==> flow/design.v <==
module input_buffer #(parameter DATA_WIDTH = 8, parameter SIZE = 64)(
    input logic clk,
    input logic rst,
    input logic write_en,
    input logic [DATA_WIDTH-1:0] data_in,
    output logic [DATA_WIDTH-1:0] data_out,
    input logic [$clog2(SIZE)-1:0] read_addr,
    input logic [$clog2(SIZE)-1:0] write_addr
);
    logic [DATA_WIDTH-1:0] buffer [0:SIZE-1];
    always_ff @(posedge clk or posedge rst) begin
        if (rst)
            for (int i = 0; i < SIZE; i++) buffer[i] <= 0;
        else if (write_en)
            buffer[write_addr] <= data_in;
    end
    assign data_out = buffer[read_addr];
endmodule
module weight_buffer #(parameter DATA_WIDTH = 8, parameter SIZE = 9)(
    input logic clk,
    input logic rst,
    input logic write_en,
    input logic [DATA_WIDTH-1:0] data_in,
    input logic [$clog2(SIZE)-1:0] write_addr,
    output logic [SIZE*DATA_WIDTH-1:0] weights
);
    logic [DATA_WIDTH-1:0] buffer [0:SIZE-1];
    always_ff @(posedge clk or posedge rst) begin
        if (rst)
            for (int i = 0; i < SIZE; i++) buffer[i] <= 0;
        else if (write_en)
            buffer[write_addr] <= data_in;
    end
    for (genvar g = 0; g < SIZE; g++) begin : g_out
        assign weights[g*DATA_WIDTH +: DATA_WIDTH] = buffer[g];
    end
endmodule
module conv2d_core #(parameter DATA_WIDTH = 8)(
    input logic clk,
    input logic rst,
    input logic [9*DATA_WIDTH-1:0] input_window,
    input logic [9*DATA_WIDTH-1:0] weights,
    output logic signed [2*DATA_WIDTH-1:0] conv_out
);
    logic signed [2*DATA_WIDTH-1:0] acc, acc_next;
    always_comb begin
        acc_next = 0;
        for (int i = 0; i < 9; i++) begin
            acc_next += $signed(input_window[i*DATA_WIDTH +: DATA_WIDTH]) * $signed(weights[i*DATA_WIDTH +: DATA_WIDTH]);
        end
    end
    always_ff @(posedge clk or posedge rst) begin
        if (rst)
            acc <= 0;
        else
            acc <= acc_next;
    end
    assign conv_out = acc;
endmodule
module relu #(parameter DATA_WIDTH = 16)(
    input logic signed [DATA_WIDTH-1:0] in,
    output logic signed [DATA_WIDTH-1:0] out
);
    assign out = (in > 0) ? in : 0;
endmodule
module max_pool #(parameter DATA_WIDTH = 8)(
    input logic [DATA_WIDTH-1:0] in0, in1, in2, in3,
    output logic [DATA_WIDTH-1:0] out
);
    assign out = (in0 > in1) ? (in0 > in2 ? (in0 > in3 ? in0 : in3) : (in2 > in3 ? in2 : in3)) :
                              (in1 > in2 ? (in1 > in3 ? in1 : in3) : (in2 > in3 ? in2 : in3));
endmodule
module cnn_accel (
    input  logic        clk,
    input  logic        rst,
    input  logic        wr_en,
    input  logic        wr_sel,      
    input  logic [5:0]  wr_addr,
    input  logic [7:0]  wr_data,
    input  logic        start,
    output logic        ready,
    output logic        out_valid,
    output logic [15:0] out_data
);
    typedef enum logic [1:0] {S_IDLE, S_READ, S_CONV, S_POOL} state_t;
    state_t state;
    logic [3:0] k;           
    logic [1:0] s;           
    logic [1:0] py, px;      
    logic [7:0]  pix;
    logic [5:0]  rd_addr;
    logic [71:0] weights;
    logic [7:0]  win [0:8];
    logic [71:0] win_flat;
    logic signed [15:0] conv_out, relu_out;
    logic [15:0] pool_r [0:3];
    logic [15:0] pool_out;
    logic        out_valid_r;
    assign ready = (state == S_IDLE);
    input_buffer #(.DATA_WIDTH(8), .SIZE(64)) u_ibuf (
        .clk(clk), .rst(rst),
        .write_en(wr_en & ~wr_sel & ready),
        .data_in(wr_data),
        .data_out(pix),
        .read_addr(rd_addr),
        .write_addr(wr_addr)
    );
    weight_buffer #(.DATA_WIDTH(8), .SIZE(9)) u_wbuf (
        .clk(clk), .rst(rst),
        .write_en(wr_en & wr_sel & ready),
        .data_in(wr_data),
        .write_addr(wr_addr[3:0]),
        .weights(weights)
    );
    conv2d_core #(.DATA_WIDTH(8)) u_conv (
        .clk(clk), .rst(rst),
        .input_window(win_flat),
        .weights(weights),
        .conv_out(conv_out)
    );
    for (genvar g = 0; g < 9; g++) begin : g_win
        assign win_flat[g*8 +: 8] = win[g];
    end
    relu #(.DATA_WIDTH(16)) u_relu (.in(conv_out), .out(relu_out));
    max_pool #(.DATA_WIDTH(16)) u_pool (
        .in0(pool_r[0]), .in1(pool_r[1]), .in2(pool_r[2]), .in3(pool_r[3]),
        .out(pool_out)
    );
    logic [1:0] ky, kx;
    always_comb begin
        case (k)
            4'd0: begin ky = 2'd0; kx = 2'd0; end
            4'd1: begin ky = 2'd0; kx = 2'd1; end
            4'd2: begin ky = 2'd0; kx = 2'd2; end
            4'd3: begin ky = 2'd1; kx = 2'd0; end
            4'd4: begin ky = 2'd1; kx = 2'd1; end
            4'd5: begin ky = 2'd1; kx = 2'd2; end
            4'd6: begin ky = 2'd2; kx = 2'd0; end
            4'd7: begin ky = 2'd2; kx = 2'd1; end
            default: begin ky = 2'd2; kx = 2'd2; end
        endcase
    end
    logic [2:0] row, col;
    assign row = {py, 1'b0} + {2'b00, s[1]} + {1'b0, ky};
    assign col = {px, 1'b0} + {2'b00, s[0]} + {1'b0, kx};
    assign rd_addr = {row, col};
    always_ff @(posedge clk or posedge rst) begin
        if (rst) begin
            state       <= S_IDLE;
            k           <= 4'd0;
            s           <= 2'd0;
            py          <= 2'd0;
            px          <= 2'd0;
            out_valid_r <= 1'b0;
            for (int i = 0; i < 9; i++) win[i] <= 8'd0;
            for (int i = 0; i < 4; i++) pool_r[i] <= 16'd0;
        end else begin
            out_valid_r <= 1'b0;
            case (state)
                S_IDLE: begin
                    if (start) begin
                        state <= S_READ;
                        k  <= 4'd0;
                        s  <= 2'd0;
                        py <= 2'd0;
                        px <= 2'd0;
                    end
                end
                S_READ: begin
                    win[k] <= pix;
                    if (k == 4'd8) state <= S_CONV;
                    else k <= k + 4'd1;
                end
                S_CONV: begin
                    state <= S_POOL;
                end
                S_POOL: begin
                    pool_r[s] <= relu_out;
                    k <= 4'd0;
                    if (s == 2'd3) begin
                        out_valid_r <= 1'b1;
                        s <= 2'd0;
                        if (px == 2'd2) begin
                            px <= 2'd0;
                            if (py == 2'd2) begin
                                py <= 2'd0;
                                state <= S_IDLE;
                            end else begin
                                py <= py + 2'd1;
                                state <= S_READ;
                            end
                        end else begin
                            px <= px + 2'd1;
                            state <= S_READ;
                        end
                    end else begin
                        s <= s + 2'd1;
                        state <= S_READ;
                    end
                end
                default: state <= S_IDLE;
            endcase
        end
    end
    assign out_valid = out_valid_r;
    assign out_data  = pool_out;
endmodule
==> flow/config.mk <==
export PLATFORM = sky130hd
export DESIGN_NAME = cnn_accel
export DESIGN_NICKNAME = cnn_accel
export VERILOG_FILES = /design/flow/design.v
export SDC_FILE = /design/flow/constraint.sdc
export NUM_CORES = 4
export LEC_CHECK = 0
export CAP_MARGIN = 25
export CORE_MARGIN = 4
export CORE_UTILIZATION = 39
export GPL_ROUTABILITY_DRIVEN = 0
export GPL_TIMING_DRIVEN = 1
export MIN_ROUTING_LAYER = met2
export PLACE_DENSITY_LB_ADDON = 0.19
export SETUP_SLACK_MARGIN = 2.38
export SLEW_MARGIN = 15
export TNS_END_PERCENT = 65
==> flow/constraint.sdc <==
create_clock -name core_clock -period 12.5 [get_ports {clk}]
set_input_delay 2.5000 -clock core_clock [delete_from_list [all_inputs] [get_ports {clk}]]
set_output_delay 2.5000 -clock core_clock [all_outputs]
set_load 0.01 [all_outputs]
run.sh (not shown) runs the stock make flow with config.mk's settings and CLKGATE_MAP_FILE=.
Change:
--- a/flow/config.mk
+++ b/flow/config.mk
@@ -7,3 +7,3 @@
 export LEC_CHECK = 0
-export CAP_MARGIN = 25
+export CAP_MARGIN = 20
 export CORE_MARGIN = 4
@@ -12,3 +12,2 @@
 export GPL_TIMING_DRIVEN = 1
-export MIN_ROUTING_LAYER = met2
 export PLACE_DENSITY_LB_ADDON = 0.19
@@ -16,2 +15,2 @@
 export SLEW_MARGIN = 15
-export TNS_END_PERCENT = 65
+export TNS_END_PERCENT = 50
Result: Design area went down by 0.63%; setup slack is better by 0.27 ns; worst hold slack barely changes; sequential cell count stays the same.
Change:
==> flow/config.mk (replaced) <==
export PLATFORM = sky130hd
export DESIGN_NAME = cnn_accel
export DESIGN_NICKNAME = cnn_accel
export VERILOG_FILES = /design/flow/design.v
export SDC_FILE = /design/flow/constraint.sdc
export NUM_CORES = 4
export LEC_CHECK = 0
export CAP_MARGIN = 20
export CORE_MARGIN = 2
export CORE_UTILIZATION = 57
export SLEW_MARGIN = 20
==> flow/constraint.sdc (replaced) <==
create_clock -name core_clock -period 5.2 [get_ports {clk}]
set_input_delay 1.0400 -clock core_clock [delete_from_list [all_inputs] [get_ports {clk}]]
set_output_delay 1.0400 -clock core_clock [all_outputs]
set_load 0.01 [all_outputs]
What happened: The new run finished with setup timing left. Critical path depth is higher by 1. Count of clock-buffer cells in the layout is lower by 6. Final area is higher by 6.5%. Fmax is higher by 8.5%. Via count is higher by 6.3%. Wire length is higher by about 2.3%. Cell count is lower by about 2%.
Change:
--- a/flow/config.mk
+++ b/flow/config.mk
@@ -9,3 +9,4 @@
 export CORE_MARGIN = 2
-export CORE_UTILIZATION = 57
+export CORE_UTILIZATION = 66
+export CTS_CLUSTER_SIZE = 35
 export SLEW_MARGIN = 20
==> flow/constraint.sdc (replaced) <==
create_clock -name core_clock -period 6.18 [get_ports {clk}]
set_input_delay 1.2360 -clock core_clock [delete_from_list [all_inputs] [get_ports {clk}]]
set_output_delay 1.2360 -clock core_clock [all_outputs]
set_load 0.01 [all_outputs]
Effect: The new run finished with setup timing left. Maximum frequency went down by 0.61%. Via count grows by 1.9%. Area after synthesis is unchanged. Count of clock-buffer cells in the layout came out higher by 1. Power decreases by 18%.
Power and IR drop assume default switching activity.
